==> inputs of 12-03 <==
==> flow/design.v (excerpt) <==
module top_coldstorage(
  input         clk,           
  input         rst_n,         
  output        led_fan,       
  output        led_hum,       
  input         sda_lcd_in,
  output        sda_lcd_oe,
  output        scl_lcd,
  input         rx,
  output        tx
);
Settings: LEC_CHECK=0, ABC_AREA=1, CAP_MARGIN=20, CELL_PAD_IN_SITES_GLOBAL_PLACEMENT=1, CORE_MARGIN=9, CORE_UTILIZATION=40, CTS_CLUSTER_DIAMETER=190, SLEW_MARGIN=40; clock period 3.25 ns.
run.sh (not shown) runs the stock make flow with config.mk's settings and CLKGATE_MAP_FILE=.
==> 04-12: changes against 12-03 <==
--- a/flow/config.mk
+++ b/flow/config.mk
@@ -8,7 +8,9 @@
 export ABC_AREA = 1
 export CAP_MARGIN = 20
-export CELL_PAD_IN_SITES_GLOBAL_PLACEMENT = 1
-export CORE_MARGIN = 9
+export CELL_PAD_IN_SITES_DETAIL_PLACEMENT = 1
+export CORE_ASPECT_RATIO = 1.24
+export CORE_MARGIN = 2
 export CORE_UTILIZATION = 40
-export CTS_CLUSTER_DIAMETER = 190
-export SLEW_MARGIN = 40
+export PLACE_DENSITY_LB_ADDON = 0.02
+export SETUP_SLACK_MARGIN = 1.47
+export SLEW_MARGIN = 30
==> flow/constraint.sdc (replaced) <==
create_clock -name core_clock -period 10.0 [get_ports {clk}]
set_input_delay 2.0000 -clock core_clock [delete_from_list [all_inputs] [get_ports {clk}]]
set_output_delay 2.0000 -clock core_clock [all_outputs]
set_load 0.01 [all_outputs]
==> 04-17: changes against 12-03 <==
--- a/flow/config.mk
+++ b/flow/config.mk
@@ -8,7 +8,8 @@
 export ABC_AREA = 1
 export CAP_MARGIN = 20
-export CELL_PAD_IN_SITES_GLOBAL_PLACEMENT = 1
-export CORE_MARGIN = 9
-export CORE_UTILIZATION = 40
-export CTS_CLUSTER_DIAMETER = 190
-export SLEW_MARGIN = 40
+export CORE_MARGIN = 2
+export CORE_UTILIZATION = 72
+export CTS_CLUSTER_DIAMETER = 26
+export PLACE_DENSITY_LB_ADDON = 0.21
+export SETUP_SLACK_MARGIN = 1.09
+export SLEW_MARGIN = 20
==> flow/constraint.sdc (replaced) <==
create_clock -name core_clock -period 4.2 [get_ports {clk}]
set_input_delay 0.8400 -clock core_clock [delete_from_list [all_inputs] [get_ports {clk}]]
set_output_delay 0.8400 -clock core_clock [all_outputs]
set_load 0.01 [all_outputs]
==> results <==
Result of the run: 12-03 finished with violations; 04-17 did not finish; 04-12 no timing/DRC/antenna violations
Last stage reached: 12-03 -; 04-17 5_1_grt; 04-12 -
Reasons for failing layout checks: 12-03 setup timing; 04-17 -; 04-12 -
Worst hold path endpoint: 12-03 lcd_16x2_inst.lcd_display_inst.cnt_clr$_DFFE_PN1P_; 04-17 -; 04-12 logic_controller_inst.rx_msg_done_reg$_DFFE_PN0P_
Cell resize tally after clock tree synthesis: 12-03 97; 04-17 153; 04-12 0
CTS H-tree depth: 12-03 2; 04-17 3; 04-12 2
Power attributed to combinational cells: 12-03 0.00201 W; 04-17 -; 04-12 0.000636 W
Power dissipated in sequential cells: 12-03 0.00751 W; 04-17 -; 04-12 0.00244 W
Number of buffers and inverters on the critical path: 12-03 2; 04-17 -; 04-12 2
Cts-stage hold buffer count: 12-03 1; 04-17 0; 04-12 0
Tally of filler cells in the layout: 12-03 6437; 04-17 -; 04-12 7994
First element of the critical path: 12-03 uart_string_inst.chr_val1[3]$_DFFE_PP_; 04-17 -; 04-12 uart_string_inst.chr_val1[1]$_DFFE_PP_
Highest attainable clock frequency: 12-03 253 MHz; 04-17 -; 04-12 228 MHz
Type of element launching the critical path: 12-03 flop; 04-17 -; 04-12 flop
Die Size: 12-03 0.0772 sq mm; 04-17 0.0391 sq mm; 04-12 0.0696 sq mm
Area delta synth->final: 12-03 22.2%; 04-17 -; 04-12 11.8%
Time the final worst path needs with I/O delays and setup: 12-03 3.96 ns; 04-17 -; 04-12 4.38 ns
Maximum clock skew at final layout: 12-03 0.0236 ns; 04-17 -; 04-12 0.0329 ns
Count of pins over their slew limit: 12-03 0; 04-17 -; 04-12 0
Peak VDD IR: 12-03 0.478 mV; 04-17 -; 04-12 0.135 mV
Clk pwr share: 12-03 44.5%; 04-17 -; 04-12 42.4%
Slew of the pin with the lowest slew margin: 12-03 0.837 ns; 04-17 -; 04-12 0.887 ns
Multi-input gate count: 12-03 2066; 04-17 -; 04-12 2064
Cell total after placement: 12-03 4207; 04-17 3656; 04-12 4052
Total power consumption of the routed design: 12-03 0.0172 W; 04-17 -; 04-12 0.00534 W
Critical Path Stages: 12-03 16; 04-17 -; 04-12 16
Source of the worst hold timing path: 12-03 lcd_16x2_inst.lcd_display_inst.state[4]$_DFF_PN0_; 04-17 -; 04-12 uart_string_inst.rx_msg_done$_DFFE_PN0P_
Number of DRC markers after the initial detailed-route iteration: 12-03 1581; 04-17 -; 04-12 1077
Relative max-transition margin: 12-03 42.8%; 04-17 -; 04-12 40.9%
No activity file was given, so power comes from the tool's default toggle rates.
